## the baseline
Design calculator, start of the top module:
module calculator #(parameter BCDdigits = 2,parameter cols_count=4,parameter rows_count=4)(
                                                                                          input clk,rst,start,
                                                                                          output [cols_count-1:0] cols,
                                                                                          input [rows_count-1:0] rows,
                                                                                          output reg [7:0] digit1,digit2,digit3,digit4,
                                                                                          output reg sign);
==> flow/config.mk <==
export PLATFORM = sky130hd
export DESIGN_NAME = calculator
export DESIGN_NICKNAME = calculator
export VERILOG_FILES = /design/flow/design.v
export SDC_FILE = /design/flow/constraint.sdc
export NUM_CORES = 4
export LEC_CHECK = 0
export ABC_AREA = 1
export CAP_MARGIN = 0
export CORE_MARGIN = 2
export CORE_UTILIZATION = 72
export CTS_CLUSTER_DIAMETER = 147
export CTS_CLUSTER_SIZE = 99
export PLACE_DENSITY = 0.43
export SETUP_SLACK_MARGIN = -2.0
export SLEW_MARGIN = 20
export TNS_END_PERCENT = 20
==> flow/constraint.sdc <==
create_clock -name core_clock -period 45.4 [get_ports {clk}]
set_input_delay 9.0800 -clock core_clock [delete_from_list [all_inputs] [get_ports {clk}]]
set_output_delay 9.0800 -clock core_clock [all_outputs]
set_load 0.01 [all_outputs]
run.sh (not shown) runs the stock make flow with config.mk's settings and CLKGATE_MAP_FILE=.
What ended the baseline was a tool error in 3_5_place_dp; the run never finished.
Setup changes, the baseline to the candidate
Settings: PLACE_DENSITY no longer set, was 0.43; CTS_CLUSTER_SIZE no longer set, was 99; ABC_AREA no longer set, was 1; CTS_CLUSTER_DIAMETER no longer set, was 147; CORE_UTILIZATION now 40, was 72; CAP_MARGIN now 20, was 0; TNS_END_PERCENT no longer set, was 20; SETUP_SLACK_MARGIN no longer set, was -2.0; the clock period (ns, I/O delays scaled along) now 48.7, was 45.4.
Findings:
The candidate: complete, dirty (negative setup slack)
Looking at basic-gate share of the synthesized area counting and, or, nand and nor cells, the candidate sits 17 points below the baseline.
Note that the yosys stat chip area recorded for the baseline amounts to 1.15 times the value seen in the candidate.
Diff the baseline and the candidate: post-synthesis instance area higher in the baseline
Taking the baseline as the reference, in the candidate xor and xnor fraction of the mapped netlist area decreased by 0.43 points relative to the old numbers, chip width increased by 25% relative to the old numbers.
Measured against the baseline, the total cells reported by yosys after synthesis of the candidate comes out at 0.76 times the reference value.
Die size (the candidate / the baseline): 1.6

== run A ==
calculator again, from the RTL that the note above started with.
clock: 57.1 ns
lec_check: 0
abc_area: 1
cap_margin: 5
core_margin: 2
core_utilization: 72
cts_cluster_diameter: 41
cts_cluster_size: 85
place_density_lb_addon: 0.21
slew_margin: 20
As the logs show, run A stopped at global routing after a tool error, so it never reached the end of the flow.
Input changes introduced in run B (baseline for comparison: run A):
- CTS_CLUSTER_SIZE no longer set, was 85
- CTS_CLUSTER_DIAMETER no longer set, was 41
- CORE_UTILIZATION now 40, was 72
- PLACE_DENSITY_LB_ADDON no longer set, was 0.21
- ABC_AREA no longer set, was 1
- CAP_MARGIN now 20, was 5
- the clock period (ns, I/O delays scaled along) now 85.0, was 57.1
- Run B finished end to end and its layout was clean on timing, DRC and antenna.
- The chip area line of the yosys report of run B falls short of that of run A by 5500 um^2.
- Re level count of the clock H-tree: no difference whatsoever between run A and run B.
- When the final numbers for run A and run B were put side by side, the floorplan utilization turned out to be smaller in run B.
- Compared with run A, in run B final weighted congestion of routability-driven global placement fell about 12%; cell count after synthesis went down 24%; area of the core climbed about 56%; buffer count from post-CTS setup fixing down 35.
- The vertical extent of the die in run B is 1.2 times that in run A.
- When run B is set beside run A, its sequential-to-total area share from yosys stat turns out to be 0.97 points larger.
- Summary — area after synthesis, run B relative to run A: lower, by 13%.
- Die size for run B: about 55% up relative to run A
For run C, these inputs were changed with respect to run B:
- GPL_ROUTABILITY_DRIVEN now 0, previously not set
- the clock period (ns, I/O delays scaled along) now 52.6, was 85.0
--- outcome ---
No crash in run C: every stage finished, but the layout fails its final checks due to negative setup slack.
Compared with run B, routed wire length in run C increased by more than a quarter.
Run C: non-clock buffer count about 900% above run B
Run C ends up with higher detailed-route wire length on metal 1 than run B does.
diff inputs: run C => run D
- GPL_ROUTABILITY_DRIVEN no longer set, was 0
- CORE_UTILIZATION now 35, was 40
- the clock period (ns, I/O delays scaled along) now 81.7, was 52.6
### Flow results
Run D finished every step from synthesis to the final layout, and the layout passed the timing, DRC and antenna checks. Run D reports a lower utilization than run C does. In run D, worst setup slack before clock tree synthesis is higher than in run C. Taking run D over run C, the row count ratio works out to 1.07. Horizontal die dimension of run D exceeds that of run C by a few percent.
Inputs modified between run D and run E:
- PLACE_DENSITY now 0.42, previously not set
- CORE_UTILIZATION now 72, was 35
- ABC_AREA now 1, previously not set
- CTS_CLUSTER_SIZE now 95, previously not set
- the clock period (ns, I/O delays scaled along) now 76.4, was 81.7
### Flow results
The final layouts of run E and run D pass the timing, DRC and antenna checks. Sort run E and run D by final period utilization, descending, and run D comes first. Run comparison: run E first element of the critical path control_logic.alu_op2[6]; run D first element of the critical path control_logic.alu_op2[4]. Pin slew with the least headroom to its limit: run E vs run D up 0.087 ns. Run E vs. run D: minimum setup slack in the final design has increased, routed wire length decreased by about 0.33% relative to the old numbers, utilization moved up. In run E, the simple-gate share of the synthesized area came out 17 points above the value in run D.
What run F does differently from run E at the input level:
- a deleted PLACE_DENSITY that had been 0.42
- a deleted ABC_AREA that had been 1
- a change of CORE_UTILIZATION from 72 to 30
- a deleted CTS_CLUSTER_SIZE that had been 95
- a change of the clock period (ns, I/O delays scaled along) from 76.4 to 115.0
Findings:
NOTE non-clock buffer count run E->run F decreased by more than 10%. Compared with run E, run F shows total wire length lower by 5.6 mm. When the final numbers for run F and run E were put side by side, the met2 layer wire length in the routed design turned out to be smaller in run F. Diff run F and run E: total die size higher in run F.

calculator again, from the RTL that the note above started with.
clock: 58.0 ns
lec_check: 0
abc_area: 1
cap_margin: 20
cell_pad_in_sites_detail_placement: 1
cell_pad_in_sites_global_placement: 3
core_aspect_ratio: 0.53
core_margin: 7
core_utilization: 40
gpl_routability_driven: 0
place_density_lb_addon: 0.02
setup_slack_margin: 5.0
slew_margin: 15
tns_end_percent: 35
The baseline produced a layout that fails on setup timing.
Next try:
ABC_AREA = not set   (was 1)
CELL_PAD_IN_SITES_DETAIL_PLACEMENT = not set   (was 1)
CELL_PAD_IN_SITES_GLOBAL_PLACEMENT = not set   (was 3)
CORE_ASPECT_RATIO = not set   (was 0.53)
CORE_MARGIN = 2   (was 7)
GPL_ROUTABILITY_DRIVEN = not set   (was 0)
PLACE_DENSITY_LB_ADDON = not set   (was 0.02)
SETUP_SLACK_MARGIN = not set   (was 5.0)
SLEW_MARGIN = 20   (was 15)
TNS_END_PERCENT = not set   (was 35)
clock period = 81.7 ns   (was 58.0 ns; I/O delays follow)
With this change the flow passed the timing, DRC and antenna checks.
Final area falls by 26%.
Core utilization fell by 7.7 points.
Routed wire length shrinks by 39%.
Register-to-register slack gains 4200 ps.
Clock skew stays flat.
Count of clock-buffer cells in the layout is higher by 1.
Die area falls by 18%.
Non-clock buffer count went down by 698.
Next try:
CORE_UTILIZATION = 12   (was 40)
clock period = 116.0 ns   (was 81.7 ns; I/O delays follow)
=>
- The new run ran to the end with no violations
- worst setup slack is better by 17000 ps
- die area goes up to 3.3 times its value
- final area goes up by 1.4%
- count of clock-buffer cells in the layout does not change
- non-clock buffer count decreases by 221
- routed wire length decreases by 3.7%
- sequential share of layout area barely changes
Next try:
CORE_UTILIZATION = 68   (was 12)
clock period = 85.1 ns   (was 116.0 ns; I/O delays follow)
The new run produced a clean layout.
Routed wire length went up by 0.90%.
Area after synthesis is unchanged.
Synthesized cell count stays the same.

## rev 12
Starting RTL as in the previous note.
==> flow/config.mk <==
export PLATFORM = sky130hd
export DESIGN_NAME = calculator
export DESIGN_NICKNAME = calculator
export VERILOG_FILES = /design/flow/design.v
export SDC_FILE = /design/flow/constraint.sdc
export NUM_CORES = 4
export LEC_CHECK = 0
export CAP_MARGIN = 20
export CORE_ASPECT_RATIO = 0.53
export CORE_MARGIN = 7
export CORE_UTILIZATION = 40
export GPL_ROUTABILITY_DRIVEN = 0
export SETUP_SLACK_MARGIN = 5.0
export SLEW_MARGIN = 15
==> flow/constraint.sdc <==
create_clock -name core_clock -period 52.6 [get_ports {clk}]
set_input_delay 10.5200 -clock core_clock [delete_from_list [all_inputs] [get_ports {clk}]]
set_output_delay 10.5200 -clock core_clock [all_outputs]
set_load 0.01 [all_outputs]
Status rev 12: flow complete, layout not clean - setup timing
#### Input delta (rev 13 over rev 12)
Settings: CORE_MARGIN changed from 7 to 2; ABC_AREA newly set to 1; CORE_ASPECT_RATIO removed (was 0.53); CAP_MARGIN changed from 20 to 15; SETUP_SLACK_MARGIN removed (was 5.0); GPL_ROUTABILITY_DRIVEN removed (was 0); the clock period (ns, I/O delays scaled along) changed from 52.6 to 85.0.
Results
No crash in rev 12: every stage finished, but the layout fails its final checks due to setup timing. The final layout from rev 13, which completed every stage, passed the timing, DRC and antenna checks at the end of the flow. Going from rev 12 to rev 13, final area shrinks by 26%. [rev 13] placement row count rose about 50% relative to rev 12. Layer carrying the most global-route usage = met2: rev 13; layer carrying the most global-route usage = met1: rev 12. Summary — transition time at the pin with the least slew margin, rev 13 relative to rev 12: higher, by 0.033 ns.

calculator again, from the RTL that the note above started with.
clock: 58.4 ns
lec_check: 0
abc_area: 0
cap_margin: 20
core_margin: 2
core_utilization: 72
cts_cluster_diameter: 244
cts_cluster_size: 98
place_density: 0.39
slew_margin: 20
The starting point never finished: it broke off in 3_5_place_dp with DPL-0038.
Change:
==> flow/config.mk (replaced) <==
export PLATFORM = sky130hd
export DESIGN_NAME = calculator
export DESIGN_NICKNAME = calculator
export VERILOG_FILES = /design/flow/design.v
export SDC_FILE = /design/flow/constraint.sdc
export NUM_CORES = 4
export LEC_CHECK = 0
export CAP_MARGIN = 20
export CORE_MARGIN = 2
export CORE_UTILIZATION = 58
export SLEW_MARGIN = 20
==> flow/constraint.sdc (replaced) <==
create_clock -name core_clock -period 69.7 [get_ports {clk}]
set_input_delay 13.9400 -clock core_clock [delete_from_list [all_inputs] [get_ports {clk}]]
set_output_delay 13.9400 -clock core_clock [all_outputs]
set_load 0.01 [all_outputs]
The new run completed, yet does not pass: negative setup slack. Die area went up by a quarter to a third. Synthesized cell count is unchanged. Area after synthesis does not change.
Change:
--- a/flow/config.mk
+++ b/flow/config.mk
@@ -7,5 +7,6 @@
 export LEC_CHECK = 0
+export ABC_AREA = 1
 export CAP_MARGIN = 20
 export CORE_MARGIN = 2
-export CORE_UTILIZATION = 58
+export CORE_UTILIZATION = 60
 export SLEW_MARGIN = 20
==> flow/constraint.sdc (replaced) <==
create_clock -name core_clock -period 76.4 [get_ports {clk}]
set_input_delay 15.2800 -clock core_clock [delete_from_list [all_inputs] [get_ports {clk}]]
set_output_delay 15.2800 -clock core_clock [all_outputs]
set_load 0.01 [all_outputs]
With this change the flow went through all stages and came out clean; die size increases by about 11%; global-route usage decreases by 7.5 points; area after synthesis increases by 15%; core utilization decreases by 21 points; first-iteration DRC count decreases by 37%; critical path depth increases by 37; routed wire length decreases by 17%; setup slack gets better by 12000 ps; final area decreases by about 16%.
Change:
--- a/flow/config.mk
+++ b/flow/config.mk
@@ -10,3 +10,7 @@
 export CORE_MARGIN = 2
-export CORE_UTILIZATION = 60
+export CORE_UTILIZATION = 72
+export CTS_CLUSTER_DIAMETER = 400
+export CTS_CLUSTER_SIZE = 95
+export PLACE_DENSITY = 0.42
+export SETUP_SLACK_MARGIN = -1.34
 export SLEW_MARGIN = 20
Maximum frequency decreases by about 2%.
Critical path depth went up by 7.
Setup slack degrades by 1400 ps.
Sequential cell count does not change.
Hold slack is better by 7.3 ps.
Global-route usage rose by 5.1 points.
Synthesized cell count is unchanged.
Cell count shrinks by about 2.6%.

Starting RTL as in the previous note.
make LEC_CHECK=0 CAP_MARGIN=20 CORE_ASPECT_RATIO=1.74 CORE_MARGIN=8 CORE_UTILIZATION=57 CTS_CLUSTER_DIAMETER=187 CTS_CLUSTER_SIZE=99 GPL_ROUTABILITY_DRIVEN=0 SLEW_MARGIN=0 TNS_END_PERCENT=5 finish   # period 85.0 ns
==> next run, changes <==
- ABC_AREA: default -> 1
- CAP_MARGIN: 20 -> 15
- CELL_PAD_IN_SITES_DETAIL_PLACEMENT: default -> 1
- CORE_ASPECT_RATIO: 1.74 -> 1.6
- CORE_MARGIN: 8 -> 2
- CORE_UTILIZATION: 57 -> 40
- CTS_CLUSTER_DIAMETER: 187 -> default
- CTS_CLUSTER_SIZE: 99 -> default
- GPL_ROUTABILITY_DRIVEN: 0 -> default
- SLEW_MARGIN: 0 -> 15
- TNS_END_PERCENT: 5 -> 10
After rerunning: Hold slack is worse by 33 ps. Count of clock-buffer cells in the layout is lower by 1. Synthesized cell count rose by 31%. Cell area rises by 9.4%.
==> next run, changes <==
- ABC_AREA: 1 -> default
- CAP_MARGIN: 15 -> 20
- CELL_PAD_IN_SITES_DETAIL_PLACEMENT: 1 -> default
- CORE_ASPECT_RATIO: 1.6 -> 0.5
- CORE_UTILIZATION: 40 -> 57
- CTS_CLUSTER_DIAMETER: default -> 187
- CTS_CLUSTER_SIZE: default -> 99
- GPL_ROUTABILITY_DRIVEN: default -> 0
- HOLD_SLACK_MARGIN: default -> 0.28
- SLEW_MARGIN: 15 -> 20
- TNS_END_PERCENT: 10 -> 5
Outcome: The changed run finished with timing, DRC and antenna clean. Global-route usage went up by 6.1 points. Setup slack got worse by 4100 ps. Utilization is higher by 21 points. Via count decreases by 11%. Die size falls by about 40%. Design area drops by about 9%. Sequential share of layout area increases by 0.60 points.
==> next run, changes <==
- ABC_AREA: default -> 0
- CAP_MARGIN: 20 -> 15
- CELL_PAD_IN_SITES_DETAIL_PLACEMENT: default -> 1
- CELL_PAD_IN_SITES_GLOBAL_PLACEMENT: default -> 1
- CORE_ASPECT_RATIO: 0.5 -> 1.6
- CORE_UTILIZATION: 57 -> 40
- CTS_CLUSTER_DIAMETER: 187 -> 175
- CTS_CLUSTER_SIZE: 99 -> default
- GPL_ROUTABILITY_DRIVEN: 0 -> default
- HOLD_SLACK_MARGIN: 0.28 -> default
- SLEW_MARGIN: 20 -> 15
- TNS_END_PERCENT: 5 -> 10
After rerunning: The new run produced a clean layout. Design area grows by 2.8%. Setup slack improved by 790 ps. Final cell count grows by 7.8%. Global-route usage shrinks by 1.1 points. Routed wire length grows by 34%. Core utilization shrinks by 18 points.

v58:
calculator again, from the RTL that the note above started with.
Design calculator, start of the top module:
module calculator #(parameter BCDdigits = 2,parameter cols_count=4,parameter rows_count=4)(
                                                                                          input clk,rst,start,
                                                                                          output [cols_count-1:0] cols,
                                                                                          input [rows_count-1:0] rows,
                                                                                          output reg [7:0] digit1,digit2,digit3,digit4,
                                                                                          output reg sign);
clock: 87.7 ns
lec_check: 0
abc_area: 0
cap_margin: 40
core_aspect_ratio: 1.14
core_margin: 2
core_utilization: 50
cts_cluster_size: 32
hold_slack_margin: 0.29
place_density: 0.66
slew_margin: 25
Here is what was changed in the inputs of v59 compared with v58.
Settings: putting CTS_CLUSTER_DIAMETER at 171 where nothing was set; swapping 32 for 100 in CTS_CLUSTER_SIZE; swapping 50 for 69 in CORE_UTILIZATION; clearing HOLD_SLACK_MARGIN, which used to be 0.29; clearing PLACE_DENSITY, which used to be 0.66; swapping 40 for 35 in CAP_MARGIN; swapping 87.7 for 140.0 in the clock period (ns, I/O delays scaled along).
Findings:
Having completed the whole flow, v59 delivered a layout that passed the timing, DRC and antenna checks. v59 against v58: via-per-instance ratio climbed 6.2%; routed wire length per instance dropped about 0.7%; register-to-register slack climbed 38.54 ns; synthesized netlist cell count barely changed. v59 against v58: HPWL reported at the end of detailed placement fell about 6%, final weighted congestion in routability-driven placement rose 0.078, aggregate global-route resource usage rose 8.7 points. Compare v59 and v58 | count of clock buffers in the final design higher: v59. v58 tops out at a higher clock frequency than v59. Sort v59 and v58 by amount of wire on met3 after detailed routing, descending, and v59 comes first. Run comparison: v59 launching element of the worst setup path control_logic.alu_op2[5]; v58 launching element of the worst setup path control_logic.alu_op2[6].
[inputs] v56 vs v59
Settings: setting TNS_END_PERCENT to 10 for the first time; setting MAX_ROUTING_LAYER to met4 for the first time; setting PLACE_DENSITY_LB_ADDON to 0.13 for the first time; changing SLEW_MARGIN from 25 to 20; changing CTS_CLUSTER_SIZE from 100 to 63; setting GPL_ROUTABILITY_DRIVEN to 1 for the first time; setting CELL_PAD_IN_SITES_GLOBAL_PLACEMENT to 1 for the first time; changing CORE_UTILIZATION from 69 to 30; changing CAP_MARGIN from 35 to 20; changing CTS_CLUSTER_DIAMETER from 171 to 235.
Findings:
The flow did not stop early for v56: all stages ran, and the layout cleared the timing, DRC and antenna checks.
| final worst-path setup slack | higher: v59 |
Across both runs, part of the cycle the worst path needs was higher for v56 than for v59.
Diff v59 -> v56 | die area | increase of about 130%
v56 against v59: largest net degree at the start of global routing decreased by about 5% relative to the old numbers; depth of the worst register-to-register path now smaller; time the worst path needs with I/O delays and setup higher; count of antenna diodes in the layout shows an increase of 1.
Inverter tally of the final layout excluding the clock network: v59 vs v56 identical
v56 vs v59: wire length reported by the detailed router up in v56
Comparing v56 against v59, there is no change at all in number of instances resized during post-cts repair.
On post-synthesis to final-layout area growth: v56 sits above v59.
